<file path="config.mk">
export PLATFORM = sky130hd
export DESIGN_NAME = top_level
export DESIGN_NICKNAME = top_level
export VERILOG_FILES = /design/flow/design.v
export SDC_FILE = /design/flow/constraint.sdc
export NUM_CORES = 4
export LEC_CHECK = 0
export ABC_AREA = 0
export CAP_MARGIN = 20
export CORE_MARGIN = 10
export CORE_UTILIZATION = 65
export PLACE_DENSITY_LB_ADDON = 0.29
export SLEW_MARGIN = 20
export TNS_END_PERCENT = 65
</file>
<file path="constraint.sdc">
create_clock -name core_clock -period 3.49 [get_ports {clk}]
set_input_delay 0.6980 -clock core_clock [delete_from_list [all_inputs] [get_ports {clk}]]
set_output_delay 0.6980 -clock core_clock [all_outputs]
set_load 0.01 [all_outputs]
</file>
<file path="design.v">
module abs_difference
#(parameter WIDTH = 8)
(ori, can, abs);
	input [WIDTH-1:0] ori, can;
	wire signed[WIDTH:0] neg1, neg2;
	output  [WIDTH-1:0] abs;
	assign neg1 = ori - can;
	assign neg2 = can - ori;
	assign abs = (neg1 < 0)? neg2[7:0] : neg1[7:0];
endmodule	
module SAD_4x8
#(parameter WIDTH = 8)
(
	input clk, rst, en,
	input [WIDTH-1:0]
		ori_0,
		ori_1,
		ori_2,
		ori_3,
		ori_4,
		ori_5,
		ori_6,
		ori_7,
		ori_8,
		ori_9,
		ori_10,
		ori_11,
		ori_12,
		ori_13,
		ori_14,
		ori_15,
		ori_16,
		ori_17,
		ori_18,
		ori_19,
		ori_20,
		ori_21,
		ori_22,
		ori_23,
		ori_24,
		ori_25,
		ori_26,
		ori_27,
		ori_28,
		ori_29,
		ori_30,
		ori_31,
		can_0,
		can_1,
		can_2,
		can_3,
		can_4,
		can_5,
		can_6,
		can_7,
		can_8,
		can_9,
		can_10,
		can_11,
		can_12,
		can_13,
		can_14,
		can_15,
		can_16,
		can_17,
		can_18,
		can_19,
		can_20,
		can_21,
		can_22,
		can_23,
		can_24,
		can_25,
		can_26,
		can_27,
		can_28,
		can_29,
		can_30,
		can_31,
	output [WIDTH+4:0] out_sad
 );
	reg [WIDTH-1:0] reg_ori_0,
					reg_ori_1,
					reg_ori_2,
					reg_ori_3,
					reg_ori_4,
					reg_ori_5,
					reg_ori_6,
					reg_ori_7,
					reg_ori_8,
					reg_ori_9,
					reg_ori_10,
					reg_ori_11,
					reg_ori_12,
					reg_ori_13,
					reg_ori_14,
					reg_ori_15,
					reg_ori_16,
					reg_ori_17,
					reg_ori_18,
					reg_ori_19,
					reg_ori_20,
					reg_ori_21,
					reg_ori_22,
					reg_ori_23,
					reg_ori_24,
					reg_ori_25,
					reg_ori_26,
					reg_ori_27,
					reg_ori_28,
					reg_ori_29,
					reg_ori_30,
					reg_ori_31,
					reg_can_0,
					reg_can_1,
					reg_can_2,
					reg_can_3,
					reg_can_4,
					reg_can_5,
					reg_can_6,
					reg_can_7,
					reg_can_8,
					reg_can_9,
					reg_can_10,
					reg_can_11,
					reg_can_12,
					reg_can_13,
					reg_can_14,
					reg_can_15,
					reg_can_16,
					reg_can_17,
					reg_can_18,
					reg_can_19,
					reg_can_20,
					reg_can_21,
					reg_can_22,
					reg_can_23,
					reg_can_24,
					reg_can_25,
					reg_can_26,
					reg_can_27,
					reg_can_28,
					reg_can_29,
					reg_can_30,
					reg_can_31;
	reg [WIDTH+1:0] reg_sum_0,
					reg_sum_1,
					reg_sum_2,
					reg_sum_3,
					reg_sum_4,
					reg_sum_5,
					reg_sum_6,
					reg_sum_7;
	reg [WIDTH+4:0] reg_total_sum;
	reg reg_en;
	wire [WIDTH+1:0] sum_0,
					 sum_1,
					 sum_2,
					 sum_3,
					 sum_4,
					 sum_5,
					 sum_6,
					 sum_7;
	wire [WIDTH-1:0] abs_diff_0,
					 abs_diff_1,
					 abs_diff_2,
					 abs_diff_3,
					 abs_diff_4,
					 abs_diff_5,
					 abs_diff_6,
					 abs_diff_7,
					 abs_diff_8,
					 abs_diff_9,
		 			 abs_diff_10,
		 			 abs_diff_11,
		 			 abs_diff_12,
		 			 abs_diff_13,
					 abs_diff_14,
					 abs_diff_15,
					 abs_diff_16,
					 abs_diff_17,
					 abs_diff_18,
					 abs_diff_19,
					 abs_diff_20,
					 abs_diff_21,
					 abs_diff_22,
					 abs_diff_23,
					 abs_diff_24,
					 abs_diff_25,
					 abs_diff_26,
					 abs_diff_27,
					 abs_diff_28,
					 abs_diff_29,
					 abs_diff_30,
					 abs_diff_31;
	always @(posedge clk)
	begin
		if(rst)
		begin
			reg_ori_0 <= 0;
			reg_ori_1 <= 0;
			reg_ori_2 <= 0;
			reg_ori_3 <= 0;
			reg_ori_4 <= 0;
			reg_ori_5 <= 0;
			reg_ori_6 <= 0;
			reg_ori_7 <= 0;
			reg_ori_8 <= 0;
			reg_ori_9 <= 0;
			reg_ori_10 <= 0;
			reg_ori_11 <= 0;
			reg_ori_12 <= 0;
			reg_ori_13 <= 0;
			reg_ori_14 <= 0;
			reg_ori_15 <= 0;
			reg_ori_16 <= 0;
			reg_ori_17 <= 0;
			reg_ori_18 <= 0;
			reg_ori_19 <= 0;
			reg_ori_20 <= 0;
			reg_ori_21 <= 0;
			reg_ori_22 <= 0;
			reg_ori_23 <= 0;
			reg_ori_24 <= 0;
			reg_ori_25 <= 0;
			reg_ori_26 <= 0;
			reg_ori_27 <= 0;
			reg_ori_28 <= 0;
			reg_ori_29 <= 0;
			reg_ori_30 <= 0;
			reg_ori_31 <= 0;
			reg_can_0 <= 0;
			reg_can_1 <= 0;
			reg_can_2 <= 0;
			reg_can_3 <= 0;
			reg_can_4 <= 0;
			reg_can_5 <= 0;
			reg_can_6 <= 0;
			reg_can_7 <= 0;
			reg_can_8 <= 0;
			reg_can_9 <= 0;
			reg_can_10 <= 0;
			reg_can_11 <= 0;
			reg_can_12 <= 0;
			reg_can_13 <= 0;
			reg_can_14 <= 0;
			reg_can_15 <= 0;
			reg_can_16 <= 0;
			reg_can_17 <= 0;
			reg_can_18 <= 0;
			reg_can_19 <= 0;
			reg_can_20 <= 0;
			reg_can_21 <= 0;
			reg_can_22 <= 0;
			reg_can_23 <= 0;
			reg_can_24 <= 0;
			reg_can_25 <= 0;
			reg_can_26 <= 0;
			reg_can_27 <= 0;
			reg_can_28 <= 0;
			reg_can_29 <= 0;
			reg_can_30 <= 0;
			reg_can_31 <= 0;
			reg_en <= 0;			
		end
		else
		begin
			if(en)
			begin
				reg_ori_0 <= ori_0;
				reg_ori_1 <= ori_1;
				reg_ori_2 <= ori_2;
				reg_ori_3 <= ori_3;
				reg_ori_4 <= ori_4;
				reg_ori_5 <= ori_5;
				reg_ori_6 <= ori_6;
				reg_ori_7 <= ori_7;
				reg_ori_8 <= ori_8;
				reg_ori_9 <= ori_9;
				reg_ori_10 <= ori_10;
				reg_ori_11 <= ori_11;
				reg_ori_12 <= ori_12;
				reg_ori_13 <= ori_13;
				reg_ori_14 <= ori_14;
				reg_ori_15 <= ori_15;
				reg_ori_16 <= ori_16;
				reg_ori_17 <= ori_17;
				reg_ori_18 <= ori_18;
				reg_ori_19 <= ori_19;
				reg_ori_20 <= ori_20;
				reg_ori_21 <= ori_21;
				reg_ori_22 <= ori_22;
				reg_ori_23 <= ori_23;
				reg_ori_24 <= ori_24;
				reg_ori_25 <= ori_25;
				reg_ori_26 <= ori_26;
				reg_ori_27 <= ori_27;
				reg_ori_28 <= ori_28;
				reg_ori_29 <= ori_29;
				reg_ori_30 <= ori_30;
				reg_ori_31 <= ori_31;
				reg_can_0 <= can_0;
				reg_can_1 <= can_1;
				reg_can_2 <= can_2;
				reg_can_3 <= can_3;
				reg_can_4 <= can_4;
				reg_can_5 <= can_5;
				reg_can_6 <= can_6;
				reg_can_7 <= can_7;
				reg_can_8 <= can_8;
				reg_can_9 <= can_9;
				reg_can_10 <= can_10;
				reg_can_11 <= can_11;
				reg_can_12 <= can_12;
				reg_can_13 <= can_13;
				reg_can_14 <= can_14;
				reg_can_15 <= can_15;
				reg_can_16 <= can_16;
				reg_can_17 <= can_17;
				reg_can_18 <= can_18;
				reg_can_19 <= can_19;
				reg_can_20 <= can_20;
				reg_can_21 <= can_21;
				reg_can_22 <= can_22;
				reg_can_23 <= can_23;
				reg_can_24 <= can_24;
				reg_can_25 <= can_25;
				reg_can_26 <= can_26;
				reg_can_27 <= can_27;
				reg_can_28 <= can_28;
				reg_can_29 <= can_29;
				reg_can_30 <= can_30;
				reg_can_31 <= can_31;
			end
			reg_en <= en;
		end
	end
	abs_difference #(WIDTH) b_abs_diff_0 (reg_ori_0, reg_can_0, abs_diff_0);
	abs_difference #(WIDTH) b_abs_diff_1 (reg_ori_1, reg_can_1, abs_diff_1);
	abs_difference #(WIDTH) b_abs_diff_2 (reg_ori_2, reg_can_2, abs_diff_2);
	abs_difference #(WIDTH) b_abs_diff_3 (reg_ori_3, reg_can_3, abs_diff_3);
	abs_difference #(WIDTH) b_abs_diff_4 (reg_ori_4, reg_can_4, abs_diff_4);
	abs_difference #(WIDTH) b_abs_diff_5 (reg_ori_5, reg_can_5, abs_diff_5);
	abs_difference #(WIDTH) b_abs_diff_6 (reg_ori_6, reg_can_6, abs_diff_6);
	abs_difference #(WIDTH) b_abs_diff_7 (reg_ori_7, reg_can_7, abs_diff_7);
	abs_difference #(WIDTH) b_abs_diff_8 (reg_ori_8, reg_can_8, abs_diff_8);
	abs_difference #(WIDTH) b_abs_diff_9 (reg_ori_9, reg_can_9, abs_diff_9);
	abs_difference #(WIDTH) b_abs_diff_10 (reg_ori_10, reg_can_10, abs_diff_10);
	abs_difference #(WIDTH) b_abs_diff_11 (reg_ori_11, reg_can_11, abs_diff_11);
	abs_difference #(WIDTH) b_abs_diff_12 (reg_ori_12, reg_can_12, abs_diff_12);
	abs_difference #(WIDTH) b_abs_diff_13 (reg_ori_13, reg_can_13, abs_diff_13);
	abs_difference #(WIDTH) b_abs_diff_14 (reg_ori_14, reg_can_14, abs_diff_14);
	abs_difference #(WIDTH) b_abs_diff_15 (reg_ori_15, reg_can_15, abs_diff_15);
	abs_difference #(WIDTH) b_abs_diff_16 (reg_ori_16, reg_can_16, abs_diff_16);
	abs_difference #(WIDTH) b_abs_diff_17 (reg_ori_17, reg_can_17, abs_diff_17);
	abs_difference #(WIDTH) b_abs_diff_18 (reg_ori_18, reg_can_18, abs_diff_18);
	abs_difference #(WIDTH) b_abs_diff_19 (reg_ori_19, reg_can_19, abs_diff_19);
	abs_difference #(WIDTH) b_abs_diff_20 (reg_ori_20, reg_can_20, abs_diff_20);
	abs_difference #(WIDTH) b_abs_diff_21 (reg_ori_21, reg_can_21, abs_diff_21);
	abs_difference #(WIDTH) b_abs_diff_22 (reg_ori_22, reg_can_22, abs_diff_22);
	abs_difference #(WIDTH) b_abs_diff_23 (reg_ori_23, reg_can_23, abs_diff_23);
	abs_difference #(WIDTH) b_abs_diff_24 (reg_ori_24, reg_can_24, abs_diff_24);
	abs_difference #(WIDTH) b_abs_diff_25 (reg_ori_25, reg_can_25, abs_diff_25);
	abs_difference #(WIDTH) b_abs_diff_26 (reg_ori_26, reg_can_26, abs_diff_26);
	abs_difference #(WIDTH) b_abs_diff_27 (reg_ori_27, reg_can_27, abs_diff_27);
	abs_difference #(WIDTH) b_abs_diff_28 (reg_ori_28, reg_can_28, abs_diff_28);
	abs_difference #(WIDTH) b_abs_diff_29 (reg_ori_29, reg_can_29, abs_diff_29);
	abs_difference #(WIDTH) b_abs_diff_30 (reg_ori_30, reg_can_30, abs_diff_30);
	abs_difference #(WIDTH) b_abs_diff_31 (reg_ori_31, reg_can_31, abs_diff_31);
	assign sum_0 = abs_diff_0 +
				   abs_diff_1 +
				   abs_diff_2 +
				   abs_diff_3;
	assign sum_1 = abs_diff_4 +
				   abs_diff_5 +
				   abs_diff_6 +
				   abs_diff_7;
	assign sum_2 = abs_diff_8 +
				   abs_diff_9 +
				   abs_diff_10 +
				   abs_diff_11;
    assign sum_3 = abs_diff_12 +
				   abs_diff_13 +
				   abs_diff_14 +
				   abs_diff_15;
	assign sum_4 = abs_diff_16 +
				   abs_diff_17 +
				   abs_diff_18 +
				   abs_diff_19;
	assign sum_5 = abs_diff_20 +
				   abs_diff_21 +
				   abs_diff_22 +
				   abs_diff_23;
	assign sum_6 = abs_diff_24 +
				   abs_diff_25 +
				   abs_diff_26 +
				   abs_diff_27;
	assign sum_7 = abs_diff_28 +
				   abs_diff_29 +
				   abs_diff_30 +
				   abs_diff_31;
	always @(posedge clk)
	begin
		if(rst)
		begin
			reg_sum_0 <= 0;
			reg_sum_1 <= 0;
			reg_sum_2 <= 0;
			reg_sum_3 <= 0;
			reg_sum_4 <= 0;
			reg_sum_5 <= 0;
			reg_sum_6 <= 0;
			reg_sum_7 <= 0;
		end
		else
		begin
			reg_sum_0 <= sum_0;
			reg_sum_1 <= sum_1;
			reg_sum_2 <= sum_2;
			reg_sum_3 <= sum_3;
			reg_sum_4 <= sum_4;
			reg_sum_5 <= sum_5;
			reg_sum_6 <= sum_6;
			reg_sum_7 <= sum_7;
		end
	end
	always @(posedge clk)
	begin
		if(rst)
		begin
			reg_total_sum <= 0;
		end
		else
		begin
			if(reg_en)
				reg_total_sum <= reg_sum_0 +
								 reg_sum_1 +
								 reg_sum_2 +
								 reg_sum_3 +
								 reg_sum_4 +
								 reg_sum_5 +
								 reg_sum_6 +
								 reg_sum_7;
		end
	end
	assign out_sad = reg_total_sum;
endmodule
module control
(
	input  clk, rst, init, finish, ack,
 	output en, done, rst_sad
);
	reg [3:0] state;
	reg reg_en, reg_done, reg_rst_sad;
	parameter INIT = 0, CALC = 1, WAIT = 2, DONE = 3;
	always @(state)
	begin
		case(state)
			INIT:
			begin
				reg_rst_sad = 1;
				reg_done = 0;
				reg_en = 0;
			end
			CALC:
			begin
				reg_rst_sad = 0;
				reg_done = 0;
				reg_en = 1;
			end
			WAIT:
			begin
				reg_rst_sad = 0;
				reg_done = 0;
				reg_en = 1;
			end
			DONE:
			begin
				reg_rst_sad = 0;
				reg_done = 1;
				reg_en = 0;
			end
			default:
			begin
				reg_rst_sad = 1;
				reg_done = 0;
				reg_en = 0;
			end
		endcase
	end
	always @(posedge clk or posedge rst)
	begin
		if(rst)
			state <= INIT;
		else
		begin
			case(state)
				INIT:
				begin
					if(init)
						state <= CALC;
					else
						state <= INIT;
				end
				CALC:
				begin
					if(init)
						state <= CALC;
					else
						state <= WAIT;
				end
				WAIT:
				begin
					if(finish)
						state <= DONE;
					else
						state <= WAIT;
				end
				DONE:
				begin
					if(ack)
						state <= INIT;
					else
						state <= DONE;
				end
			endcase
		end
	end
	assign rst_sad = reg_rst_sad;
	assign en = reg_en;
	assign done = reg_done;
endmodule
module top_level
#(parameter WIDTH = 8)
(
	input clk, rst, init, finish, ack,
	input [WIDTH-1:0]
		ori_0,
		ori_1,
		ori_2,
		ori_3,
		ori_4,
		ori_5,
		ori_6,
		ori_7,
		ori_8,
		ori_9,
		ori_10,
		ori_11,
		ori_12,
		ori_13,
		ori_14,
		ori_15,
		ori_16,
		ori_17,
		ori_18,
		ori_19,
		ori_20,
		ori_21,
		ori_22,
		ori_23,
		ori_24,
		ori_25,
		ori_26,
		ori_27,
		ori_28,
		ori_29,
		ori_30,
		ori_31,
		can_0,
		can_1,
		can_2,
		can_3,
		can_4,
		can_5,
		can_6,
		can_7,
		can_8,
		can_9,
		can_10,
		can_11,
		can_12,
		can_13,
		can_14,
		can_15,
		can_16,
		can_17,
		can_18,
		can_19,
		can_20,
		can_21,
		can_22,
		can_23,
		can_24,
		can_25,
		can_26,
		can_27,
		can_28,
		can_29,
		can_30,
		can_31,
	output done,
	output [WIDTH+4:0] out_sad
	);
	reg [WIDTH-1:0] reg_ori_0,
					reg_ori_1,
					reg_ori_2,
					reg_ori_3,
					reg_ori_4,
					reg_ori_5,
					reg_ori_6,
					reg_ori_7,
					reg_ori_8,
					reg_ori_9,
					reg_ori_10,
					reg_ori_11,
					reg_ori_12,
					reg_ori_13,
					reg_ori_14,
					reg_ori_15,
					reg_ori_16,
					reg_ori_17,
					reg_ori_18,
					reg_ori_19,
					reg_ori_20,
					reg_ori_21,
					reg_ori_22,
					reg_ori_23,
					reg_ori_24,
					reg_ori_25,
					reg_ori_26,
					reg_ori_27,
					reg_ori_28,
					reg_ori_29,
					reg_ori_30,
					reg_ori_31,
					reg_can_0,
					reg_can_1,
					reg_can_2,
					reg_can_3,
					reg_can_4,
					reg_can_5,
					reg_can_6,
					reg_can_7,
					reg_can_8,
					reg_can_9,
					reg_can_10,
					reg_can_11,
					reg_can_12,
					reg_can_13,
					reg_can_14,
					reg_can_15,
					reg_can_16,
					reg_can_17,
					reg_can_18,
					reg_can_19,
					reg_can_20,
					reg_can_21,
					reg_can_22,
					reg_can_23,
					reg_can_24,
					reg_can_25,
					reg_can_26,
					reg_can_27,
					reg_can_28,
					reg_can_29,
					reg_can_30,
					reg_can_31;
	wire rst_regs, en;
	control b_control(
		.clk(clk),
		.rst(rst),
		.init(init),
		.finish(finish),
		.ack(ack),
		.en(en),
		.done(done),
		.rst_sad(rst_regs)
		);
	SAD_4x8 b_SAD_4x8(
		.clk(clk),
		.rst(rst_regs),
		.en(en),
		.ori_0(ori_0),
		.ori_1(ori_1),
		.ori_2(ori_2),
		.ori_3(ori_3),
		.ori_4(ori_4),
		.ori_5(ori_5),
		.ori_6(ori_6),
		.ori_7(ori_7),
		.ori_8(ori_8),
		.ori_9(ori_9),
		.ori_10(ori_10),
		.ori_11(ori_11),
		.ori_12(ori_12),
		.ori_13(ori_13),
		.ori_14(ori_14),
		.ori_15(ori_15),
		.ori_16(ori_16),
		.ori_17(ori_17),
		.ori_18(ori_18),
		.ori_19(ori_19),
		.ori_20(ori_20),
		.ori_21(ori_21),
		.ori_22(ori_22),
		.ori_23(ori_23),
		.ori_24(ori_24),
		.ori_25(ori_25),
		.ori_26(ori_26),
		.ori_27(ori_27),
		.ori_28(ori_28),
		.ori_29(ori_29),
		.ori_30(ori_30),
		.ori_31(ori_31),
		.can_0(can_0),
		.can_1(can_1),
		.can_2(can_2),
		.can_3(can_3),
		.can_4(can_4),
		.can_5(can_5),
		.can_6(can_6),
		.can_7(can_7),
		.can_8(can_8),
		.can_9(can_9),
		.can_10(can_10),
		.can_11(can_11),
		.can_12(can_12),
		.can_13(can_13),
		.can_14(can_14),
		.can_15(can_15),
		.can_16(can_16),
		.can_17(can_17),
		.can_18(can_18),
		.can_19(can_19),
		.can_20(can_20),
		.can_21(can_21),
		.can_22(can_22),
		.can_23(can_23),
		.can_24(can_24),
		.can_25(can_25),
		.can_26(can_26),
		.can_27(can_27),
		.can_28(can_28),
		.can_29(can_29),
		.can_30(can_30),
		.can_31(can_31),
		.out_sad(out_sad)
		);
endmodule
</file>
<file path="run.sh">
#!/bin/bash
# the make line also repeats each setting of config.mk as NAME=value (left out here)
make -C /OpenROAD-flow-scripts/flow DESIGN_CONFIG=/design/flow/config.mk WORK_HOME=/design/flow/orfs CLKGATE_MAP_FILE= finish
</file>
==> run summary, run 1 <==
die y size: 299 microns
Halt Stage: global routing (5_1_grt)
core area: 0.0773 sq mm
cell count in the Yosys report: 6118
cell count after placement: 8912
# rows: 102
Basic Gates by Area: 13.9%
post-detail-place hpwl: 154000 microns
Dominant combinational family: adder cells
Top-area cell share: 23.9%
syn avg cell area: 8.29 sq um
syn_nets: 7463
dominant register cell: dfxtp_1
Synthesis Warnings: 2
Synth Seq Share: 24.1%
adder-cell share of the synthesized area: 23.3%
top cells by count, synth: inv_1 (885), nand2_1 (692), ha_1 (635), dfxtp_1 (606), o31ai_1 (512)
port bufs: 530
Longest Clk Path Bufs: 3
cell area after synthesis: 0.0507 sq mm
Pre-Place Util: 65.5%
Die Wd: 299 microns
total track usage: 87.9%
H-tree Lvls: 3
Distinct lib cells used: 81
Overflow after GRT: 2144
gpl congestion: 1.03
status: aborted with a tool error
Synth Area in XOR/XNOR: 4.11%
Largest cells by area: dfxtp_1 (24%), ha_1 (16%), fa_1 (7.6%), o31ai_1 (7.6%), inv_1 (6.6%)
Yosys reg bits: 610
clock buffer count from CTS: 73
Die ar.: 0.0896 sq mm
TritonCTS Sinks: 610
post-synth area from yosys stat: 0.0507 sq mm
most common cell in the netlist: inv_1
stop err: [ERROR GRT-0116] Global routing finished with congestion. Check the congestion regions in the DRC Viewer.
Synth area leader: dfxtp_1
Compound Share, Synth: 22.5%
clk root buf: clkbuf_16
MUX share of area: 3.11%
Syn Inst Count: 6118
Post-synth EDFFs: 0
ys async rst share: 0.656%
Top Ports: 531
==> routing by layer <==
metal	overflow	track usage [%]
met1	63	81.6
met2	1316	101
met3	66	79.3
met4	684	96.2
met5	15	55.4
==> what timing repair did <==
item                                    CTS
pin swaps                               339
endpoints found under the setup margin   82
setup buffers                            98
hold buffers                              0
resized                                 408
==> stage by stage <==
stage | instance area [sq um] | TNS, ns | setup slack (ns)
floorplan | 52800 | -39.88 | -1.68
global placement | 69700 | -63.28 | -1.83
detailed placement | 69700 | -76.90 | -2.06
CTS | 75100 | -78.79 | -2.24
==> run 2: changes to the inputs <==
- ABC_AREA: 0 -> 1
- CORE_MARGIN: 10 -> 2
- CORE_UTILIZATION: 65 -> 72
- CTS_CLUSTER_DIAMETER: default -> 256
- CTS_CLUSTER_SIZE: default -> 45
- PLACE_DENSITY: default -> 0.92
- PLACE_DENSITY_LB_ADDON: 0.29 -> default
- SETUP_SLACK_MARGIN: default -> -0.32
- TNS_END_PERCENT: 65 -> default
- clock period: 3.49 -> 3.62 ns (I/O delays scaled with it)
==> run 2 against run 1 <==
Against the previous run: the run again fails in global routing (5_1_grt); synthesized cell count rose by 33%; area after synthesis rose by 8.0%; die area fell by 13%.
==> run summary, run 2 <==
status: aborted with a tool error
Halt Stage: global routing (5_1_grt)
stop err: [ERROR GRT-0232] Routing congestion too high. Check the congestion heatmap in the GUI.
dpl ws: -0.878 ns
Largest cells by area: dfxtp_1 (22%), ha_1 (15%), inv_1 (13%), nand2_1 (12%), o21ai_0 (10%)
clk root buf: clkbuf_16
post-detail-place hpwl: 130000 microns
clock buffer count from CTS: 17
Synthesis Warnings: 2
Syn Inst Count: 8158
Basic Gates by Area: 18.7%
Top-area cell share: 22.2%
cell count in the Yosys report: 8158
ys async rst share: 0.656%
post-synth area from yosys stat: 0.0547 sq mm
cell area after synthesis: 0.0547 sq mm
Top Ports: 531
MUX share of area: 0%
Post-synth EDFFs: 0
# rows: 101
Distinct lib cells used: 41
adder-cell share of the synthesized area: 21.6%
H-tree Lvls: 1
Yosys reg bits: 610
die y size: 280 microns
Pre-Place Util: 72.4%
TritonCTS Sinks: 610
core area: 0.0756 sq mm
top cells by count, synth: inv_1 (1827), nand2_1 (1701), o21ai_0 (1098), ha_1 (635), dfxtp_1 (606)
dominant register cell: dfxtp_1
total track usage: 85.8%
Overflow after GRT: 937
Dominant combinational family: adder cells
syn_nets: 9503
most common cell in the netlist: inv_1
Compound Share, Synth: 17.6%
gpl congestion: 0.987
Die Wd: 280 microns
Synth Seq Share: 22.3%
Synth area leader: dfxtp_1
port bufs: 530
Die ar.: 0.0783 sq mm
Longest Clk Path Bufs: 3
Synth Area in XOR/XNOR: 4.90%
syn avg cell area: 6.71 sq um
-- run 2: routing by layer --
layer | GRT usage, % | overflow
met2 | 101 | 537
met5 | 44.7 | 7
met1 | 81.5 | 12
met3 | 74.1 | 41
met4 | 92.3 | 340
-- run 2: per-stage QoR --
step                cell area [sq um]  hold slack [ns]  std cells
floorplan                       55200            0.449       8158
global placement                66400            0.459      10200
detailed placement              66400            0.504      10200
CTS                             69400            0.253      10300
-- run 2: timing repair --
action | 4_1_cts
pin swaps | 284
endpoints found under the setup margin | 68
cloned | 0
hold buffers | 0
gates resized | 503
buffers inserted | 75
==> run 3: changes to the inputs <==
- ABC_AREA: 1 -> default
- CORE_UTILIZATION: 72 -> 63
- CTS_CLUSTER_DIAMETER: 256 -> default
- CTS_CLUSTER_SIZE: 45 -> default
- PLACE_DENSITY: 0.92 -> default
- SETUP_SLACK_MARGIN: -0.32 -> default
- clock period: 3.62 -> 5.84 ns (I/O delays scaled with it)
==> run 3 against run 2 <==
Against the previous run: now clean on timing, DRC and antenna; synthesized cell count fell by 25%; die area up 5.7%; area after synthesis is 7.4% lower.
==> run summary, run 3 <==
status: finished clean
CP max stage delay: 0.52 ns
# rows: 104
Crit path buffers/inverters: 2
post-synth area from yosys stat: 0.0507 sq mm
MUX share of area: 3.11%
Basic Gates by Area: 13.9%
Final Max Tran Viols: 0
clk root buf: clkbuf_16
WHS Path Cells: 2
Setup crit end: b_SAD_4x8.reg_total_sum[12]
Worst Skew: 0.0257 ns
min Tclk post-route: 5.55 ns
Synth area leader: dfxtp_1
Post-CTS Hold Fix Bufs: 0
Synthesis Warnings: 2
TNS Setup: 0 ns
Post-synth EDFFs: 0
gpl congestion: 0.958
Top Ports: 531
DRC Markers: 0
Max FO, Critical Path: 2
TritonCTS clock tree: yes
# setup viols final: 0
global-route wire length before repair: 216000 microns
Yosys reg bits: 610
adder-cell share of the synthesized area: 23.3%
Hold Crit Endpoint: b_SAD_4x8.reg_ori_5[7]
PostCTS Resize Cnt: 0
Top Metal Used: met5
port bufs: 530
Synth Seq Share: 24.1%
DRT antenna net count: 0
top cells by count, synth: inv_1 (885), nand2_1 (692), ha_1 (635), dfxtp_1 (606), o31ai_1 (512)
CP Capture Type: register
drt wl/cell: 17.7 microns
postcts setup bufs: 0
actual slew at the worst max-slew pin: 1.30 ns
cell area after synthesis: 0.0507 sq mm
Top delay family on crit path: adder cells
slew margin rel.: 13.0%
WL met2: 63000 microns
syn_nets: 7463
critical-path cell list: ha_1, a21o_1, a21oi_2, o21ai_1, or4_4, a2111o_1, o211ai_1, fa_1, inv_1, fa_1, fa_1, fa_1, inv_1, ha_1, a21o_1, a21o_1, a221oi_2, o21ai_1, and3_1, nor3_1
cell count in the Yosys report: 6118
DR vias: 44300
reg-to-reg endpoint: b_SAD_4x8.reg_total_sum[12]
Distinct lib cells used: 81
start of the worst register-to-register path: b_SAD_4x8.reg_sum_1[1]
critical path launch point: b_SAD_4x8.reg_sum_1[1]
Top-area cell share: 23.9%
nets: 7780
post-detail-place hpwl: 102000 microns
Tcrit/Tclk final: 95.0%
max cap viols: 0
initial antenna violation count: 6
R2R setup slack: 0.29 ns
largest net degree at the start of global routing: 264
Longest Clk Path Bufs: 3
Synth Area in XOR/XNOR: 4.11%
Detailed Route Iter0 Violations: 2924
Max Fclk: 0.180 GHz
CP max stage cell: fa_1
dominant register cell: dfxtp_1
clock slew at reported path FFs: 0.06 ns
core area: 0.0800 sq mm
routed wire length: 134000 microns
vias in the first global route: 43100
TritonRoute pass-1 iters: 6
Final Hold Vio Count: 0
Metal-1 WL: 58200 microns
CP arrival: 6.09 ns
met3 wire len: 7450 microns
Req. time, crit path: 6.39 ns
Worst Hold Class: register to register
vias per std cell: 5.86
TritonCTS Sinks: 610
Crit path depth: 20
H-tree Lvls: 3
Crit Path Class: register to register
area post-placement: 0.0563 sq mm
Largest cells by area: dfxtp_1 (24%), ha_1 (16%), fa_1 (7.6%), o31ai_1 (7.6%), inv_1 (6.6%)
Crit path top cell by count: fa_1
reg2reg path depth: 20
area growth from synthesis to layout: 16.6%
hold_sp: b_SAD_4x8.reg_ori_5[7]
worst skew pair latency: 0.63 ns
die y size: 288 microns
total track usage: 31.7%
syn avg cell area: 8.29 sq um
tool warning count: 276
Pre-Place Util: 63.3%
clock buffer count from CTS: 74
post-route cell area: 0.0591 sq mm
Dominant combinational family: adder cells
Compound Share, Synth: 22.5%
most common cell in the netlist: inv_1
Die Wd: 288 microns
Die ar.: 0.0827 sq mm
Syn Inst Count: 6118
Overflow after GRT: 0
Startpoint Class: register
ys async rst share: 0.656%
==> run 3: final cells by class <==
type                    count  area [sq um]
diodes                      4          10.0
clock buffers              96          2130
clock inverters            38           636
fillers                  6234         20900
inverters                 886          3330
multi-input cells        4314         34000
flip-flops and latches    610         12200
well taps                1060          1330
repair buffers            549          5500
==> run 3: stage by stage <==
| step | instances | hold slack, ns | worst slack [ns] | utilization, % |
|---|---|---|---|---|
| detailed placement | 7419 | 0.457 | 0.149 | 70.4 |
| global placement | 7419 | 0.449 | 0.213 | 70.4 |
| floorplan | 6118 | 0.440 | 0.407 | - |
| CTS | 7553 | 0.467 | 0.128 | 73.8 |
| global route | 7555 | 0.486 | -0.00385 | 73.9 |
| finish | 7557 | 0.464 | 0.295 | 73.9 |
==> run 3: routing by layer <==
metal | vias to the layer above | GRT usage [%]
met4 | 4 | 12.4
met5 | - | 0
met3 | 276 | 4.16
li1 | 21800 | -
met1 | 20800 | 40.8
met2 | 1315 | 53.7
==> run 4: changes to the inputs <==
- CELL_PAD_IN_SITES_GLOBAL_PLACEMENT: default -> 1
- CORE_ASPECT_RATIO: default -> 1.25
- CORE_MARGIN: 2 -> 6
- CORE_UTILIZATION: 63 -> 40
- MAX_ROUTING_LAYER: default -> met4
- PLACE_DENSITY_LB_ADDON: default -> 0.19
- SETUP_SLACK_MARGIN: default -> 0.12
- SLEW_MARGIN: 20 -> 25
- TNS_END_PERCENT: default -> 65
- clock period: 5.84 -> 5.8 ns (I/O delays scaled with it)
==> run 4 against run 3 <==
Against the previous run: still clean; area after synthesis unchanged; clock skew increased by 0.0074 ns; routed wire length grew 13%; flip-flop count stayed put; utilization decreased by 26 points; die area grew 64%; sequential share of layout area is 0.23 points lower; non-clock buffer count rose by 14.
==> run summary, run 4 <==
Top Metal Used: met4
CP max stage cell: fa_1
Synth area leader: dfxtp_1
critical-path cell list: ha_1, a21o_1, a21oi_2, o21ai_2, or4_4, a2111o_1, o211ai_1, fa_1, inv_2, fa_1, fa_1, fa_1, inv_1, ha_4, a21o_1, a21o_1, a221oi_2, o21ai_1, nor3b_1, nor3_2
reg-to-reg endpoint: b_SAD_4x8.reg_total_sum[12]
Crit path buffers/inverters: 2
die y size: 410 microns
Metal-1 WL: 66900 microns
most common cell in the netlist: inv_1
CP Capture Type: register
Worst Skew: 0.0331 ns
worst skew pair latency: 0.67 ns
clock slew at reported path FFs: 0.06 ns
Crit path depth: 20
Yosys reg bits: 610
dominant register cell: dfxtp_1
Synth Area in XOR/XNOR: 4.11%
postcts setup bufs: 0
Pre-Place Util: 40.4%
TritonRoute pass-1 iters: 5
WL met2: 74400 microns
largest net degree at the start of global routing: 216
TritonCTS clock tree: yes
Crit Path Class: register to register
H-tree Lvls: 3
Die Wd: 330 microns
reg2reg path depth: 20
Longest Clk Path Bufs: 3
Startpoint Class: register
syn_nets: 7463
Largest cells by area: dfxtp_1 (24%), ha_1 (16%), fa_1 (7.6%), o31ai_1 (7.6%), inv_1 (6.6%)
Setup crit end: b_SAD_4x8.reg_total_sum[12]
tool warning count: 266
Synthesis Warnings: 2
area growth from synthesis to layout: 18.0%
WHS Path Cells: 2
initial antenna violation count: 11
WHS: 0.462 ns
Crit path top cell by count: fa_1
total track usage: 22.2%
DR vias: 43600
critical path launch point: b_SAD_4x8.reg_sum_1[1]
min Tclk post-route: 5.46 ns
# rows: 145
Overflow after GRT: 0
cell count in the Yosys report: 6118
max cap viols: 0
Top Ports: 531
DRT antenna net count: 0
Hold Crit Endpoint: b_SAD_4x8.reg_ori_16[7]
Compound Share, Synth: 22.5%
Filler Cell Count: 12400
Top-area cell share: 23.9%
port bufs: 530
Max Fclk: 0.183 GHz
syn avg cell area: 8.29 sq um
met3 wire len: 7040 microns
slew margin rel.: 34.5%
vias in the first global route: 44400
utilization after layout: 47.7%
Detailed Route Iter0 Violations: 2104
# setup viols final: 0
nets: 7796
gpl congestion: 0.896
CP arrival: 6.01 ns
clk root buf: clkbuf_16
Max FO, Critical Path: 2
top cells by count, synth: inv_1 (885), nand2_1 (692), ha_1 (635), dfxtp_1 (606), o31ai_1 (512)
actual slew at the worst max-slew pin: 0.982 ns
Die ar.: 0.135 sq mm
Synth Seq Share: 24.1%
Distinct lib cells used: 81
core area: 0.125 sq mm
Req. time, crit path: 6.35 ns
TritonCTS Sinks: 610
MUX share of area: 3.11%
R2R setup slack: 0.34 ns
Worst Hold Class: register to register
post-detail-place hpwl: 120000 microns
Dominant combinational family: adder cells
Post-synth EDFFs: 0
adder-cell share of the synthesized area: 23.3%
Final Hold Vio Count: 0
unrepaired setup endpoints after global routing: yes
start of the worst register-to-register path: b_SAD_4x8.reg_sum_1[1]
routed wire length: 152000 microns
vias per std cell: 5.31
TNS Setup: 0 ns
hold_sp: b_SAD_4x8.reg_ori_16[7]
Syn Inst Count: 6118
cell area after synthesis: 0.0507 sq mm
drt wl/cell: 18.5 microns
post-synth area from yosys stat: 0.0507 sq mm
Tcrit/Tclk final: 94.2%
DRC Markers: 0
ys async rst share: 0.656%
clock buffer count from CTS: 76
Final Max Tran Viols: 0
status: finished clean
global-route wire length before repair: 239000 microns
Top delay family on crit path: adder cells
Basic Gates by Area: 13.9%
CP max stage delay: 0.51 ns
[run 4: stage by stage]
stage | cells | area, sq um | worst slack, ns
finish | 8206 | 59800 | 0.337
CTS | 8195 | 59700 | 0.124
global route | 8205 | 59800 | 0.00123
floorplan | 6118 | 50700 | 0.367
global placement | 8062 | 57200 | 0.147
detailed placement | 8062 | 57200 | 0.149
[run 4: final cells by class]
class | instances | area, sq um | share of cell area [%]
Inverter | 886 | 3330 | 5.57
Multi-Input combinational cell | 4314 | 34000 | 56.9
Tap cell | 1690 | 2110 | 3.54
Sequential cell | 610 | 12200 | 20.5
Clock buffer | 107 | 2150 | 3.60
Timing Repair Buffer | 563 | 5620 | 9.40
Antenna cell | 10 | 25.0 | 0.0419
Clock inverter | 26 | 304 | 0.509
[run 4: timing repair]
action                                  in CTS  in global routing
hold buffers                                 0                  0
resized                                      0                 15
endpoints found under the setup margin       0                  9
[run 4: per-layer routing]
layer  up-vias  GRT usage [%]
li1      21900              -
met1     20600           27.2
met2       865           38.4
met3       174           3.29
met4         0           5.72
met5         -              -
==> run 5: changes to the inputs <==
- CELL_PAD_IN_SITES_GLOBAL_PLACEMENT: 1 -> default
- CORE_ASPECT_RATIO: 1.25 -> default
- CORE_MARGIN: 6 -> 2
- CORE_UTILIZATION: 40 -> 66
- MAX_ROUTING_LAYER: met4 -> default
- PLACE_DENSITY_LB_ADDON: 0.19 -> default
- SETUP_SLACK_MARGIN: 0.12 -> default
- SLEW_MARGIN: 25 -> 20
- TNS_END_PERCENT: 65 -> default
- clock period: 5.8 -> 4.71 ns (I/O delays scaled with it)
==> run 5 against run 4 <==
Against the previous run: cell area up 9.6%; clock skew down 0.010 ns; now fails the layout checks on negative setup slack; worst hold slack better by 0.0065 ns; critical path type unchanged; final cell count down 2.5%.
==> run summary, run 5 <==
global-route wire length before repair: 243000 microns
CP max stage delay: 0.57 ns
SO Viols: negative setup slack
die y size: 281 microns
syn_nets: 7463
Req. time, crit path: 5.25 ns
post-route cell area: 0.0656 sq mm
Setup crit end: b_SAD_4x8.reg_total_sum[11]
routed wire length: 162000 microns
Die ar.: 0.0790 sq mm
Synth area leader: dfxtp_1
vias per std cell: 6.17
Synth Seq Share: 24.1%
clock slew at reported path FFs: 0.07 ns
Hold Crit Endpoint: b_SAD_4x8.reg_ori_4[7]
initial antenna violation count: 2
WHS Path Cells: 2
Synth Area in XOR/XNOR: 4.11%
DRT antenna net count: 0
GR Util met2: 66.3%
CP arrival: 5.91 ns
clk root buf: clkbuf_16
DRC Markers: 0
Syn Inst Count: 6118
port bufs: 530
post-detail-place hpwl: 111000 microns
critical-path cell list: buf_6, fa_2, a21o_1, a21oi_2, nor2b_1, o21a_1, o41ai_2, xnor2_1, fa_1, inv_2, fa_2, fa_1, fa_1, inv_2, ha_4, buf_6, a211o_1, a31oi_4, o31ai_4, and3_4, nor3_2
area post-placement: 0.0592 sq mm
Startpoint Class: register
Yosys reg bits: 610
Worst Skew: 0.0227 ns
Detailed Route Iter0 Violations: 4487
hold_sp: b_SAD_4x8.reg_ori_4[7]
cell count after placement: 7751
area growth from synthesis to layout: 29.3%
MUX share of area: 3.11%
R2R setup slack: -0.65 ns
TritonCTS clock tree: yes
reg-to-reg endpoint: b_SAD_4x8.reg_total_sum[11]
most common cell in the netlist: inv_1
drt wl/cell: 20.3 microns
M1 GR Usage: 43.7%
start of the worst register-to-register path: b_SAD_4x8.reg_sum_0[1]
TritonRoute pass-1 iters: 10
Top delay family on crit path: adder cells
vias in the first global route: 48600
Final Hold Vio Count: 0
max cap viols: 0
Filler Cell Count: 4026
Max Fclk: 0.187 GHz
Final Max Tran Viols: 0
Compound Share, Synth: 22.5%
Finished Layout Cells: 7999
# rows: 101
cell area after synthesis: 0.0507 sq mm
tool warning count: 269
CP max stage cell: fa_2
Pre-Place Util: 66.7%
dominant register cell: dfxtp_1
slew margin rel.: 30.3%
busiest grt layer: met2
top cells by count, synth: inv_1 (885), nand2_1 (692), ha_1 (635), dfxtp_1 (606), o31ai_1 (512)
total track usage: 37.7%
clock buffer count from CTS: 70
Post-synth EDFFs: 0
Overflow after GRT: 0
CP Capture Type: register
Max FO, Critical Path: 2
grt met3 use: 6.23%
cell count in the Yosys report: 6118
Crit path top cell by count: fa_1
# setup viols final: 24
Longest Clk Path Bufs: 3
Top Ports: 531
Die Wd: 281 microns
TNS Setup: -5.17 ns
Largest cells by area: dfxtp_1 (24%), ha_1 (16%), fa_1 (7.6%), o31ai_1 (7.6%), inv_1 (6.6%)
critical path launch point: b_SAD_4x8.reg_sum_0[1]
# diodes: 0
post-synth area from yosys stat: 0.0507 sq mm
H-tree Lvls: 3
actual slew at the worst max-slew pin: 1.04 ns
dpl ws: -0.723 ns
unrepaired setup endpoints after global routing: yes
syn avg cell area: 8.29 sq um
core area: 0.0759 sq mm
Top-area cell share: 23.9%
Tcrit/Tclk final: 114%
Final WS setup: -0.651 ns
largest net degree at the start of global routing: 178
Dominant combinational family: adder cells
Distinct lib cells used: 81
reg2reg path depth: 21
Basic Gates by Area: 13.9%
worst skew pair latency: 0.63 ns
status: complete, but fails checks
DR vias: 49300
TritonCTS Sinks: 610
Crit Path Class: register to register
min Tclk post-route: 5.36 ns
Worst Hold Class: register to register
Synthesis Warnings: 2
Crit path buffers/inverters: 4
adder-cell share of the synthesized area: 23.3%
gpl congestion: 0.978
nets: 8264
Crit path depth: 21
ys async rst share: 0.656%
-- run 5: layout make-up --
cell class / instances / area [sq um] / area share, %
Clock inverter: 25 / 343 / 0.523
Sequential cell: 610 / 12300 / 18.7
Timing Repair Buffer: 1037 / 9310 / 14.2
Tap cell: 1030 / 1290 / 1.97
Multi-Input combinational cell: 4314 / 36900 / 56.3
Inverter: 886 / 3340 / 5.10
Clock buffer: 97 / 2070 / 3.15
-- run 5: what timing repair did --
| item | 4_1_cts | 5_1_grt |
|---|---|---|
| pin swaps | 191 | 304 |
| hold buffers | 0 | 0 |
| gates resized | 268 | 381 |
| endpoints found under the setup margin | 39 | 49 |
| endpoints found under the hold margin | 0 | 0 |
| setup buffers | 84 | 57 |
-- run 5: stage by stage --
stage               utilization [%]  hold slack (ns)
global route                   86.3            0.490
global placement               77.9            0.450
floorplan                         -            0.440
detailed placement             77.9            0.460
finish                         86.3            0.468
CTS                            83.4            0.469
-- run 5: routing by layer --
| layer | vias up | routed length [microns] | share of wire (%) |
|---|---|---|---|
| met5 | - | 18 | 0.011 |
| met4 | 4 | 11200 | 6.9 |
| met3 | 776 | 11500 | 7.1 |
| met2 | 2345 | 78900 | 49 |
| met1 | 23400 | 60500 | 37 |
| li1 | 22800 | - | - |
==> run 6: changes to the inputs <==
- ABC_AREA: default -> 1
- CAP_MARGIN: 20 -> 15
- CELL_PAD_IN_SITES_GLOBAL_PLACEMENT: default -> 2
- CORE_ASPECT_RATIO: default -> 1.47
- CORE_MARGIN: 2 -> 4
- CORE_UTILIZATION: 66 -> 37
- HOLD_SLACK_MARGIN: default -> 0.09
- PLACE_DENSITY: default -> 0.42
- SLEW_MARGIN: 20 -> 35
- clock period: 4.71 -> 7.09 ns (I/O delays scaled with it)
==> run 6 against run 5 <==
Against the previous run: the run now finishes clean; non-clock buffer count fell by 492; maximum frequency rose by 10%; setup slack improved by 2.9 ns; cell area fell by 2.4%; flip-flop count did not move; critical path type unchanged; critical endpoint is now b_SAD_4x8.reg_total_sum[10].
==> run summary, run 6 <==
status: finished clean
vias in the first global route: 50400
Pre-Place Util: 37.4%
Worst Hold Class: register to register
total track usage: 21.4%
syn_nets: 9503
DR vias: 50000
Req. time, crit path: 7.66 ns
Tcrit/Tclk final: 68.7%
post-route cell area: 0.0640 sq mm
TNS Setup: 0 ns
postcts setup bufs: 0
MUX share of area: 0%
Syn Inst Count: 8158
CP Capture Type: register
critical-path cell list: ha_1, fa_1, nand3_1, nand2_1, nand3_1, nand2_1, xor2_1, inv_1, fa_1, inv_1, fa_1, fa_1, fa_1, inv_1, ha_1, nand2_1, inv_1, a21oi_1, nand3_1, nand2_1, nand3_1, nand2_1, inv_1
max cap viols: 0
Yosys reg bits: 610
Overflow after GRT: 0
port bufs: 530
Top delay family on crit path: adder cells
Synthesis Warnings: 2
unrepaired setup endpoints after global routing: no
gpl congestion: 0.879
most common cell in the netlist: inv_1
min Tclk post-route: 4.87 ns
tool warning count: 280
reg2reg path depth: 23
area post-placement: 0.0614 sq mm
Crit path buffers/inverters: 5
largest net degree at the start of global routing: 264
CP arrival: 5.44 ns
Basic Gates by Area: 18.7%
CP max stage delay: 0.51 ns
clock buffer count from CTS: 78
critical path launch point: b_SAD_4x8.reg_sum_1[0]
cell area after synthesis: 0.0547 sq mm
dominant register cell: dfxtp_1
core area: 0.147 sq mm
top cells by count, synth: inv_1 (1827), nand2_1 (1701), o21ai_0 (1098), ha_1 (635), dfxtp_1 (606)
drt wl/cell: 16.1 microns
Die Wd: 325 microns
global-route wire length before repair: 268000 microns
initial antenna violation count: 22
ys async rst share: 0.656%
syn avg cell area: 6.71 sq um
TritonRoute pass-1 iters: 5
# setup viols final: 0
Distinct lib cells used: 41
Finished Layout Cells: 10500
start of the worst register-to-register path: b_SAD_4x8.reg_sum_1[0]
post-detail-place hpwl: 136000 microns
Detailed Route Iter0 Violations: 2212
Top Ports: 531
TritonCTS Sinks: 610
adder-cell share of the synthesized area: 21.6%
Final Hold Vio Count: 0
Post-synth EDFFs: 0
Dominant combinational family: adder cells
cell count after placement: 10300
Post-CTS Hold Fix Bufs: 0
vias per std cell: 4.76
worst skew pair latency: 0.68 ns
DRT antenna net count: 0
cell count in the Yosys report: 8158
Compound Share, Synth: 17.6%
DRC Markers: 0
hold_sp: b_control.state[0]
Die ar.: 0.154 sq mm
H-tree Lvls: 3
Crit path depth: 23
TritonCTS clock tree: yes
clock slew at reported path FFs: 0.06 ns
Worst Skew: 0.0281 ns
slew margin rel.: 40.1%
Largest cells by area: dfxtp_1 (22%), ha_1 (15%), inv_1 (13%), nand2_1 (12%), o21ai_0 (10%)
CP max stage cell: fa_1
Hold Crit Endpoint: b_control.state[0]
nets: 9873
reg-to-reg endpoint: b_SAD_4x8.reg_total_sum[10]
clk root buf: clkbuf_16
die y size: 474 microns
area growth from synthesis to layout: 16.9%
# rows: 170
PostCTS Resize Cnt: 0
Top-area cell share: 22.2%
Setup crit end: b_SAD_4x8.reg_total_sum[10]
Crit Path Class: register to register
WHS Path Cells: 2
routed wire length: 168000 microns
Max Fclk: 0.205 GHz
Synth Seq Share: 22.3%
Longest Clk Path Bufs: 3
Final Max Tran Viols: 0
Synth Area in XOR/XNOR: 4.90%
R2R setup slack: 2.22 ns
post-synth area from yosys stat: 0.0547 sq mm
actual slew at the worst max-slew pin: 0.899 ns
Startpoint Class: register
Synth area leader: dfxtp_1
Max FO, Critical Path: 4
run 6: cell type report:
class                           count  area, sq um
Tap cell                         1892         2370
Antenna cell                        6         15.0
Sequential cell                   610        12200
Timing Repair Buffer              545         5550
Clock buffer                      103         2180
Fill cell                       15500        82600
Inverter                         1843         6930
Multi-Input combinational cell   5450        34400
Clock inverter                     35          364
run 6: stage by stage:
stage                     utilization (%)  hold WS, ns  setup WS (ns)
after floorplan                         -        0.449           2.60
after CTS                            43.6        0.478           2.17
after detailed placement             41.9        0.467           2.20
after global placement               41.9        0.467           2.11
after global routing                 43.7        0.496           1.85
final                                43.7        0.474           2.22
run 6: per-layer routing:
layer / vias up / routed length (microns) / part of all wire, % / GRT usage (%)
met5: - / 21 / 0.012 / 0
met3: 154 / 6860 / 4.1 / 2.42
met2: 843 / 83400 / 49 / 39.4
li1: 26200 / - / - / -
met1: 22700 / 75000 / 45 / 26.7
met4: 4 / 3170 / 1.9 / 5.01
==> run 7: changes to the inputs <==
- ABC_AREA: 1 -> default
- CAP_MARGIN: 15 -> 0
- CELL_PAD_IN_SITES_DETAIL_PLACEMENT: default -> 2
- CELL_PAD_IN_SITES_GLOBAL_PLACEMENT: 2 -> 1
- CORE_ASPECT_RATIO: 1.47 -> default
- CORE_MARGIN: 4 -> 2
- CORE_UTILIZATION: 37 -> 55
- GPL_ROUTABILITY_DRIVEN: default -> 1
- HOLD_SLACK_MARGIN: 0.09 -> 0.25
- PLACE_DENSITY: 0.42 -> default
- PLACE_DENSITY_LB_ADDON: default -> 0.14
- SETUP_SLACK_MARGIN: default -> 0.08
- SLEW_MARGIN: 35 -> 20
- clock period: 7.09 -> 3.74 ns (I/O delays scaled with it)
==> run 7 against run 6 <==
Against the previous run: the run now fails in detailed placement (3_5_place_dp); synthesized cell count is 25% lower; area after synthesis fell by 7.4%; die area decreased by 39%.
==> run summary, run 7 <==
status: aborted with a tool error
Halt Stage: detailed placement (3_5_place_dp)
stop err: Error: detail_place.tcl, 38 bad optional access
Synth area leader: dfxtp_1
Post-synth EDFFs: 0
gpl congestion: 0.970
Top Ports: 531
Distinct lib cells used: 81
core area: 0.0915 sq mm
post-synth area from yosys stat: 0.0507 sq mm
Dominant combinational family: adder cells
ys async rst share: 0.656%
syn avg cell area: 8.29 sq um
Die ar.: 0.0946 sq mm
cell area after synthesis: 0.0507 sq mm
Die Wd: 308 microns
Yosys reg bits: 610
Syn Inst Count: 6118
Synth Seq Share: 24.1%
# rows: 111
Largest cells by area: dfxtp_1 (24%), ha_1 (16%), fa_1 (7.6%), o31ai_1 (7.6%), inv_1 (6.6%)
syn_nets: 7463
port bufs: 530
Synthesis Warnings: 2
most common cell in the netlist: inv_1
top cells by count, synth: inv_1 (885), nand2_1 (692), ha_1 (635), dfxtp_1 (606), o31ai_1 (512)
cell count in the Yosys report: 6118
MUX share of area: 3.11%
Basic Gates by Area: 13.9%
die y size: 308 microns
adder-cell share of the synthesized area: 23.3%
Synth Area in XOR/XNOR: 4.11%
Top-area cell share: 23.9%
Pre-Place Util: 55.4%
dominant register cell: dfxtp_1
Compound Share, Synth: 22.5%
-- run 7: metrics by stage --
step | area, sq um
floorplan | 52900
global placement | 68200
==> run 8: changes to the inputs <==
- ABC_AREA: default -> 1
- CAP_MARGIN: 0 -> 15
- CELL_PAD_IN_SITES_DETAIL_PLACEMENT: 2 -> default
- CELL_PAD_IN_SITES_GLOBAL_PLACEMENT: 1 -> 2
- CORE_ASPECT_RATIO: default -> 1.47
- CORE_MARGIN: 2 -> 9
- CORE_UTILIZATION: 55 -> 37
- CTS_CLUSTER_DIAMETER: default -> 172
- GPL_ROUTABILITY_DRIVEN: 1 -> 0
- HOLD_SLACK_MARGIN: 0.25 -> 0.09
- MAX_ROUTING_LAYER: default -> met4
- PLACE_DENSITY_LB_ADDON: 0.14 -> 0.27
- SETUP_SLACK_MARGIN: 0.08 -> 1.19
- SLEW_MARGIN: 20 -> 35
- TNS_END_PERCENT: default -> 60
- clock period: 3.74 -> 6.38 ns (I/O delays scaled with it)
==> run 8 against run 7 <==
Against the previous run: the run now finishes clean; synthesized cell count rose by 33%; die area rose by 72%; area after synthesis rose by 8.0%.
==> run summary, run 8 <==
status: finished clean
Dominant combinational family: adder cells
start of the worst register-to-register path: b_SAD_4x8.reg_sum_1[0]
Max Fclk: 0.208 GHz
Detailed Route Iter0 Violations: 2296
CP max stage delay: 0.51 ns
core area: 0.147 sq mm
Yosys reg bits: 610
actual slew at the worst max-slew pin: 0.825 ns
dominant register cell: dfxtp_1
postcts setup bufs: 0
DRT antenna net count: 0
Overflow after GRT: 0
# setup viols final: 0
max cap viols: 0
H-tree Lvls: 3
DRC Markers: 0
Crit path buffers/inverters: 3
cell count after placement: 10300
Distinct lib cells used: 41
Finished Layout Cells: 10500
Die ar.: 0.162 sq mm
total track usage: 20.8%
Crit path depth: 21
largest net degree at the start of global routing: 262
cell count in the Yosys report: 8158
clock slew at reported path FFs: 0.06 ns
Syn Inst Count: 8158
most common cell in the netlist: inv_1
dpl ws: 1.59 ns
Startpoint Class: register
Tcrit/Tclk final: 75.2%
Req. time, crit path: 6.95 ns
Worst Hold Class: register to register
vias per std cell: 4.79
Crit Path Class: register to register
post-synth area from yosys stat: 0.0547 sq mm
TritonRoute pass-1 iters: 5
Top Ports: 531
Compound Share, Synth: 17.6%
Synthesis Warnings: 2
Final WS setup: 1.58 ns
critical path launch point: b_SAD_4x8.reg_sum_1[0]
# rows: 170
Basic Gates by Area: 18.7%
TNS Setup: 0 ns
worst skew pair latency: 0.68 ns
vias in the first global route: 50600
post-detail-place hpwl: 136000 microns
Top delay family on crit path: adder cells
Synth Seq Share: 22.3%
Largest cells by area: dfxtp_1 (22%), ha_1 (15%), inv_1 (13%), nand2_1 (12%), o21ai_0 (10%)
adder-cell share of the synthesized area: 21.6%
MUX share of area: 0%
area post-placement: 0.0614 sq mm
top cells by count, synth: inv_1 (1827), nand2_1 (1701), o21ai_0 (1098), ha_1 (635), dfxtp_1 (606)
Synth area leader: dfxtp_1
CP arrival: 5.37 ns
WHS Path Cells: 2
cell area after synthesis: 0.0547 sq mm
reg2reg path depth: 21
Setup crit end: b_SAD_4x8.reg_total_sum[8]
area growth from synthesis to layout: 17.2%
global-route wire length before repair: 268000 microns
syn avg cell area: 6.71 sq um
critical-path cell list: ha_1, fa_1, nand3_1, nand2_1, a21oi_1, xor2_1, fa_1, inv_1, fa_1, fa_1, fa_1, inv_1, ha_1, nand2_1, nor2_1, nand2_1, nand2_1, xnor2_1, nand2_1, nand2_1, inv_1
post-route cell area: 0.0642 sq mm
clk root buf: clkbuf_16
Synth Area in XOR/XNOR: 4.90%
tool warning count: 271
Top-area cell share: 22.2%
TritonCTS clock tree: yes
drt wl/cell: 16.0 microns
CP max stage cell: fa_1
unrepaired setup endpoints after global routing: no
Crit path top cell by count: nand2_1
Worst Skew: 0.0166 ns
TritonCTS Sinks: 610
Die Wd: 335 microns
slew margin rel.: 45.0%
hold_sp: b_control.state[0]
Hold Crit Endpoint: b_control.state[0]
port bufs: 530
Final Max Tran Viols: 0
Post-CTS Hold Fix Bufs: 0
DR vias: 50200
Longest Clk Path Bufs: 3
routed wire length: 168000 microns
min Tclk post-route: 4.80 ns
Final Hold Vio Count: 0
nets: 9873
reg-to-reg endpoint: b_SAD_4x8.reg_total_sum[8]
Max FO, Critical Path: 5
Post-synth EDFFs: 0
syn_nets: 9503
R2R setup slack: 1.58 ns
Pre-Place Util: 37.4%
initial antenna violation count: 5
ys async rst share: 0.656%
die y size: 484 microns
clock buffer count from CTS: 76
CP Capture Type: register
==> run 8: repair_timing <==
item | 4_1_cts | 5_1_grt
setup endpoints to repair | 0 | 1
endpoints found under the hold margin | 0 | 0
resized | 0 | 1
==> run 8: layout make-up <==
cell class | instances | area [sq um]
antenna | 3 | 7.51
clock buffer | 110 | 2310
clock inverter | 24 | 379
fill | 15400 | 82400
inverter | 1843 | 6930
multi-input combinational | 5450 | 34400
sequential | 610 | 12200
tap | 1892 | 2370
timing repair buffer | 547 | 5570
==> run 8: routing by layer <==
metal | share of wire, % | vias to the layer above | global-route usage, % | wire length [microns]
met4 | 2.0 | 0 | 5.03 | 3390
met1 | 44 | 22900 | 24.6 | 74000
met2 | 50 | 912 | 36.8 | 83200
met3 | 4.3 | 169 | 2.99 | 7300
li1 | - | 26200 | - | -
met5 | 0 | - | - | 0
==> run 8: through the flow <==
stage | hold slack (ns) | util [%]
2_1_floorplan | 0.449 | -
3_3_place_gp | 0.461 | 41.9
3_5_place_dp | 0.477 | 41.9
4_1_cts | 0.491 | 43.7
5_1_grt | 0.497 | 43.8
6_report | 0.492 | 43.8
==> run 9: changes to the inputs <==
- ABC_AREA: 1 -> default
- CELL_PAD_IN_SITES_DETAIL_PLACEMENT: default -> 2
- CELL_PAD_IN_SITES_GLOBAL_PLACEMENT: 2 -> default
- CORE_ASPECT_RATIO: 1.47 -> 1.06
- CORE_MARGIN: 9 -> 2
- CORE_UTILIZATION: 37 -> 33
- CTS_CLUSTER_DIAMETER: 172 -> default
- GPL_ROUTABILITY_DRIVEN: 0 -> default
- HOLD_SLACK_MARGIN: 0.09 -> 0.08
- PLACE_DENSITY_LB_ADDON: 0.27 -> 0.13
- SETUP_SLACK_MARGIN: 1.19 -> 1.47
- SLEW_MARGIN: 35 -> 20
- TNS_END_PERCENT: 60 -> 40
- clock period: 6.38 -> 5.01 ns (I/O delays scaled with it)
==> run 9 against run 8 <==
Against the previous run: the layout now fails its checks (negative setup slack); critical path depth decreased by 1; non-clock buffer count rose by 242; worst hold slack got worse by 0.021 ns; routed wire length grew 17%; sequential share of layout area fell by 0.75 points; area after synthesis shrank 7.4%; critical path type unchanged; final cell count shrank 16%; maximum frequency down 12%; critical endpoint is now b_SAD_4x8.reg_total_sum[12]; die area fell by 3.5%.
==> run summary, run 9 <==
max cap viols: 0
initial antenna violation count: 5
largest net degree at the start of global routing: 187
vias per std cell: 5.32
min Tclk post-route: 5.43 ns
# rows: 148
Top delay family on crit path: adder cells
Final Max Tran Viols: 0
syn avg cell area: 8.29 sq um
Final WS setup: -0.421 ns
total track usage: 24.5%
Distinct lib cells used: 81
slew margin rel.: 16.8%
Tcrit/Tclk final: 108%
unrepaired setup endpoints after global routing: yes
most common cell in the netlist: inv_1
top cells by count, synth: inv_1 (885), nand2_1 (692), ha_1 (635), dfxtp_1 (606), o31ai_1 (512)
syn_nets: 7463
clk root buf: clkbuf_16
TritonRoute pass-1 iters: 26
TritonCTS Sinks: 610
dominant register cell: dfxtp_1
utilization after layout: 43.9%
Basic Gates by Area: 13.9%
WHS Path Cells: 2
TritonCTS clock tree: yes
Overflow after GRT: 0
R2R setup slack: -0.42 ns
drt wl/cell: 22.4 microns
cell count in the Yosys report: 6118
Synth Area in XOR/XNOR: 4.11%
post-synth area from yosys stat: 0.0507 sq mm
Crit path buffers/inverters: 2
status: complete, but fails checks
hold_sp: b_SAD_4x8.reg_ori_5[7]
Synth area leader: dfxtp_1
Yosys reg bits: 610
Worst Skew: 0.0401 ns
post-route cell area: 0.0671 sq mm
Max Fclk: 0.184 GHz
CP arrival: 6.03 ns
post-detail-place hpwl: 144000 microns
start of the worst register-to-register path: b_SAD_4x8.reg_sum_0[1]
Largest cells by area: dfxtp_1 (24%), ha_1 (16%), fa_1 (7.6%), o31ai_1 (7.6%), inv_1 (6.6%)
actual slew at the worst max-slew pin: 1.25 ns
Crit Path Class: register to register
Post-synth EDFFs: 0
clock slew at reported path FFs: 0.06 ns
Finished Layout Cells: 8774
ys async rst share: 0.656%
Synthesis Warnings: 2
MUX share of area: 3.11%
vias in the first global route: 52000
CP Capture Type: register
global-route wire length before repair: 299000 microns
Setup crit end: b_SAD_4x8.reg_total_sum[12]
DRT antenna net count: 0
adder-cell share of the synthesized area: 23.3%
core area: 0.153 sq mm
TNS Setup: -1.54 ns
SO Viols: negative setup slack
Final Hold Vio Count: 0
Detailed Route Iter0 Violations: 1823
H-tree Lvls: 3
cell area after synthesis: 0.0507 sq mm
WHS: 0.472 ns
port bufs: 530
Syn Inst Count: 6118
DR vias: 46700
# setup viols final: 6
Pre-Place Util: 33.1%
Crit path depth: 20
Compound Share, Synth: 22.5%
Longest Clk Path Bufs: 3
cell count after placement: 8469
area growth from synthesis to layout: 32.4%
area post-placement: 0.0599 sq mm
CP max stage cell: or4_4
worst skew pair latency: 0.71 ns
Startpoint Class: register
Req. time, crit path: 5.61 ns
Max FO, Critical Path: 2
tool warning count: 269
nets: 8029
CP max stage delay: 0.55 ns
Top-area cell share: 23.9%
routed wire length: 196000 microns
Hold Crit Endpoint: b_SAD_4x8.reg_ori_5[7]
clock buffer count from CTS: 82
Crit path top cell by count: fa_1
critical-path cell list: ha_4, a21o_1, a21oi_2, o21ai_2, or4_4, a2111o_1, o211ai_1, fa_1, inv_1, fa_1, fa_1, fa_1, inv_2, ha_4, a21o_1, a21o_1, a221oi_2, o21ai_1, and3_1, nor3_1
dpl ws: -0.505 ns
Worst Hold Class: register to register
Synth Seq Share: 24.1%
Top Ports: 531
Dominant combinational family: adder cells
DRC Markers: 0
reg-to-reg endpoint: b_SAD_4x8.reg_total_sum[12]
Die Wd: 385 microns
gpl congestion: 0.890
die y size: 408 microns
reg2reg path depth: 20
Die ar.: 0.157 sq mm
critical path launch point: b_SAD_4x8.reg_sum_0[1]
## run 9: layout make-up
type	count	area (sq um)
Antenna cell	1	2.50
Clock buffer	122	2460
Clock inverter	26	347
Fill cell	16600	85900
Inverter	886	3360
Multi-Input combinational cell	4315	38500
Sequential cell	610	12300
Tap cell	2025	2530
Timing Repair Buffer	789	7560
## run 9: per-layer routing
metal	track usage [%]	share of wire, %
met1	30.3	44
met2	42.5	50
met3	2.39	3.0
met4	6.15	2.5
met5	-	0
## run 9: what timing repair did
item | 4_1_cts | 5_1_grt
gates cloned | 1 | 0
setup buffers | 82 | 73
pin swaps | 312 | 280
hold buffers | 0 | 0
setup endpoints to repair | 82 | 83
gates resized | 375 | 263
endpoints found under the hold margin | 0 | 0
